==> inputs of 12-20 <==
## TCAM_TOP
module TCAM_TOP (
        input                   CLK
       ,input                   RESET
       ,input                   SEARCH
       ,input                   SETTING
       ,input   [DATA_BITS-1:0] KEY
       ,input   [IDWID-1:0]     SETTING_ID
       ,input   [MASKWID-1:0]   SETTING_MASKID
       ,input   [IDWID-1:0]     SETTING_PRIORITY
       ,output  [IDWID-1:0]     RULEID
       ,output                  SETTING_COMPLETE
       ,output                  SEARCH_COMPLETE
       ,output                  MISMATCH
       ,input                     DDR3_AVL_INIT
       ,input   [SDRAM_DATA-1:0]  DDR3_AVL_READDATA
       ,input                     DDR3_AVL_WAITREQUEST
       ,input                     DDR3_AVL_READDATAVALID
       ,output                    DDR3_AVL_READ
       ,output                    DDR3_AVL_WRITE
       ,output  [SDRAM_ADDR-1:0]  DDR3_AVL_ADDRESS
       ,output  [SDRAM_DATA-1:0]  DDR3_AVL_WRITEDATA
       ,output                    DDR3_AVL_BURSTCOUNT
       ,output                    DDR3_AVL_INITCOMPLETE
	);
export LEC_CHECK = 0
export ABC_AREA = 0
export CAP_MARGIN = 20
export CORE_ASPECT_RATIO = 0.53
export CORE_MARGIN = 9
export CORE_UTILIZATION = 40
export CTS_CLUSTER_SIZE = 58
export MAX_ROUTING_LAYER = met4
export MIN_ROUTING_LAYER = met2
export SLEW_MARGIN = 10
create_clock -name core_clock -period 10.0 [get_ports {CLK}]
run.sh (not shown) runs the stock make flow with config.mk's settings and CLKGATE_MAP_FILE=.
==> 06-18: changes against 12-20 <==
==> flow/config.mk (replaced) <==
export PLATFORM = sky130hd
export DESIGN_NAME = TCAM_TOP
export DESIGN_NICKNAME = TCAM_TOP
export VERILOG_FILES = /design/flow/design.v
export SDC_FILE = /design/flow/constraint.sdc
export NUM_CORES = 4
export LEC_CHECK = 0
export CAP_MARGIN = 20
export CORE_MARGIN = 2
export CORE_UTILIZATION = 40
export SLEW_MARGIN = 20
==> flow/constraint.sdc (replaced) <==
create_clock -name core_clock -period 5.62 [get_ports {CLK}]
set_input_delay 1.1240 -clock core_clock [delete_from_list [all_inputs] [get_ports {CLK}]]
set_output_delay 1.1240 -clock core_clock [all_outputs]
set_load 0.01 [all_outputs]
==> run notes <==
Status on the layout run. The flow ran to the end and the layout has no timing, DRC or antenna violations. Fraction of met1 tracks used by global routing landed at 25.82%. Setup slack on the worst reg-to-reg path comes out at 2.79 ns. Per the GRT log, the top usage layer is met2. Per the detail_route report, routed wire per instance is 21.57 um.

Share of total power in sequential cells landed at between 50 and 60%. The detailed router reported a total wirelength of 241.1 mm. Met2 track utilization from global routing landed at 28.09%. Critical path required time landed at 4.50 ns.

14 antenna diodes ended up in the layout. The highest metal layer carrying signal wires in the routed design is met5. Part of the power in the clock network landed at 44.8%.

Measured on the final layout, buffering overhead outside the clock network stands at 5.501%. From left edge to right edge, the die measures 513.8 um. Power per cell area landed at 395.1 nW/um^2. Footprint of the multi-input gates landed at about 24000 um^2. Die height landed at 513.8 um.
That was 06-18.
==> run notes <==
Status on the layout run. The detailed router used layers up to and including met4. The flow reports that the clock network draws 43.0% of the design power. The script computed a power per unit cell area of 218.4 nW/um^2. Die height landed at ~390 um. Fraction of met1 tracks used by global routing landed at 0%. The routed design ends up with an antenna cell count of 51. The die is approximately 700 um wide.

Summed over all layers, the routed wires come to 260.6 mm. The flow ran to the end and the layout has no timing, DRC or antenna violations. For this run, the post-layout net count is about 8000.

Looking at the power breakdown, sequential logic takes a little over half of the total. Number of fillers in the final layout landed at 21830. By count the netlist is led by 2269 x dfrtp_1, 756 x dfxtp_1, 709 x mux2i_1, 625 x mux2_2, 593 x nor2_1. Non-clock buffer share of cell area landed at under 10%. At the worst endpoint, the required time is 8.00 ns.

By area, registers come first. Routing resource usage on met2 recorded by global route was 30.17%. TritonRoute output was used to compute an average wire per cell of 23.35 um. Summing all multi-input logic gate instances after layout gives 24040 um^2.
That was 12-20.

---

==> try-sierra: inputs <==
TCAM_TOP again, from the RTL that the note above started with.
Settings: LEC_CHECK=0, CAP_MARGIN=35, CORE_MARGIN=2, CORE_UTILIZATION=72, CTS_CLUSTER_DIAMETER=71, CTS_CLUSTER_SIZE=16, PLACE_DENSITY=0.39, SETUP_SLACK_MARGIN=0.93, SLEW_MARGIN=15; clock period 3.14 ns.
==> try-xenon (differences from try-sierra) <==
CAP_MARGIN = 20   (was 35)
CORE_UTILIZATION = 40   (was 72)
CTS_CLUSTER_DIAMETER = default   (was 71)
CTS_CLUSTER_SIZE = default   (was 16)
PLACE_DENSITY = default   (was 0.39)
SETUP_SLACK_MARGIN = default   (was 0.93)
SLEW_MARGIN = 20   (was 15)
==> flow/constraint.sdc (replaced) <==
create_clock -name core_clock -period 9.09 [get_ports {CLK}]
set_input_delay 1.8180 -clock core_clock [delete_from_list [all_inputs] [get_ports {CLK}]]
set_output_delay 1.8180 -clock core_clock [all_outputs]
set_load 0.01 [all_outputs]
==> try-juniper (differences from try-sierra) <==
CAP_MARGIN = 20   (was 35)
CORE_UTILIZATION = 66   (was 72)
CTS_CLUSTER_DIAMETER = default   (was 71)
CTS_CLUSTER_SIZE = default   (was 16)
PLACE_DENSITY = default   (was 0.39)
SETUP_SLACK_MARGIN = 1.05   (was 0.93)
SLEW_MARGIN = 20   (was 15)
==> flow/constraint.sdc (replaced) <==
create_clock -name core_clock -period 4.21 [get_ports {CLK}]
set_input_delay 0.8420 -clock core_clock [delete_from_list [all_inputs] [get_ports {CLK}]]
set_output_delay 0.8420 -clock core_clock [all_outputs]
set_load 0.01 [all_outputs]
==> try-indigo (differences from try-sierra) <==
CAP_MARGIN = 20   (was 35)
CORE_UTILIZATION = 70   (was 72)
CTS_CLUSTER_DIAMETER = default   (was 71)
CTS_CLUSTER_SIZE = default   (was 16)
PLACE_DENSITY = default   (was 0.39)
SETUP_SLACK_MARGIN = 1.42   (was 0.93)
SLEW_MARGIN = 20   (was 15)
==> flow/constraint.sdc (replaced) <==
create_clock -name core_clock -period 5.35 [get_ports {CLK}]
set_input_delay 1.0700 -clock core_clock [delete_from_list [all_inputs] [get_ports {CLK}]]
set_output_delay 1.0700 -clock core_clock [all_outputs]
set_load 0.01 [all_outputs]
==> results.yml <==
# flow metrics
outcome:
  run_status: "no timing/DRC/antenna violations"
floorplan:
  fp_util_pct: 40.1
final_layout:
  sh_seq_area_pct: 62.9
  finalInstanceArea_sq_um: 124000
  logic_area_sq_um: 24000
critical_path:
  r2r_cells: 4
  cp_top_family: "buffers and inverters"
  critPathMaxFanout: 9
power:
  p_leak_nw: 55.1
  totalPowerFinal_mw: 30.3
  powerSeq_mw: 15.5
  p_seq_share_pct: 51.1
grt:
  grt_pass1_vias: 55800
  use_met2_pct: 28.8
detailed_routing:
  vias: 52800
clocking:
  cts.clk_slew.worst_paths_ns: 0.06
  post_cts_buffers: 0
min_path:
  whs_path_depth: 0
timing:
  worst_pin_slew_ns: 1.11
The numbers above come from try-xenon.

==> results.yml <==
# flow metrics
outcome:
  run_status: "no timing/DRC/antenna violations"
clocking:
  cts.clk_slew.worst_paths_ns: 0.08
  post_cts_buffers: 26
run:
  maxCapViolCount: 0
min_path:
  whs_path_depth: 1
synthesis:
  ys_sh_simple_pct: 4.99
final_layout:
  logic_area_sq_um: 24200
  sh_seq_area_pct: 65.4
timing:
  worst_pin_slew_ns: 1.02
power:
  power.share.switching_pct: 22.3
  powerSeq_mw: 44.8
  p_leak_nw: 54.2
  totalPowerFinal_mw: 75.9
  p_seq_share_pct: 59.1
floorplan:
  fp_util_pct: 72.5
critical_path:
  cp_top_family: "simple AND/OR/NAND/NOR gates"
  critPathMaxFanout: 4
  crit_path_top_delay_cell: "nor4_1"
detailed_routing:
  vias: 54300
The numbers above come from try-sierra.

==> results.yml <==
# flow metrics
detailed_routing:
  vias: 54400
clocking:
  cts.clk_slew.worst_paths_ns: 0.06
  post_cts_buffers: 0
critical_path:
  r2r_cells: 6
  critPathMaxFanout: 9
  cp_top_family: "buffers and inverters"
outcome:
  run_status: "no timing/DRC/antenna violations"
power:
  p_leak_nw: 54.8
grt:
  use_met2_pct: 50.7
  grt_pass1_vias: 57700
timing:
  worst_pin_slew_ns: 1.16
floorplan:
  fp_util_pct: 70.4
final_layout:
  logic_area_sq_um: 24000
The numbers above come from try-indigo.

==> results.yml <==
# flow metrics
clocking:
  cts.clk_slew.worst_paths_ns: 0.06
  post_cts_buffers: 0
power:
  p_leak_nw: 55.3
  p_seq_share_pct: 52.3
min_path:
  whs_path_depth: 0
outcome:
  run_status: "no timing/DRC/antenna violations"
timing:
  worst_pin_slew_ns: 1.08
critical_path:
  r2r_cells: 6
  cp_top_family: "buffers and inverters"
final_layout:
  sh_seq_area_pct: 63.6
  finalInstanceArea_sq_um: 123000
grt:
  use_met2_pct: 46.8
The numbers above come from try-juniper.

No activity file was given, so power comes from the tool's default toggle rates.
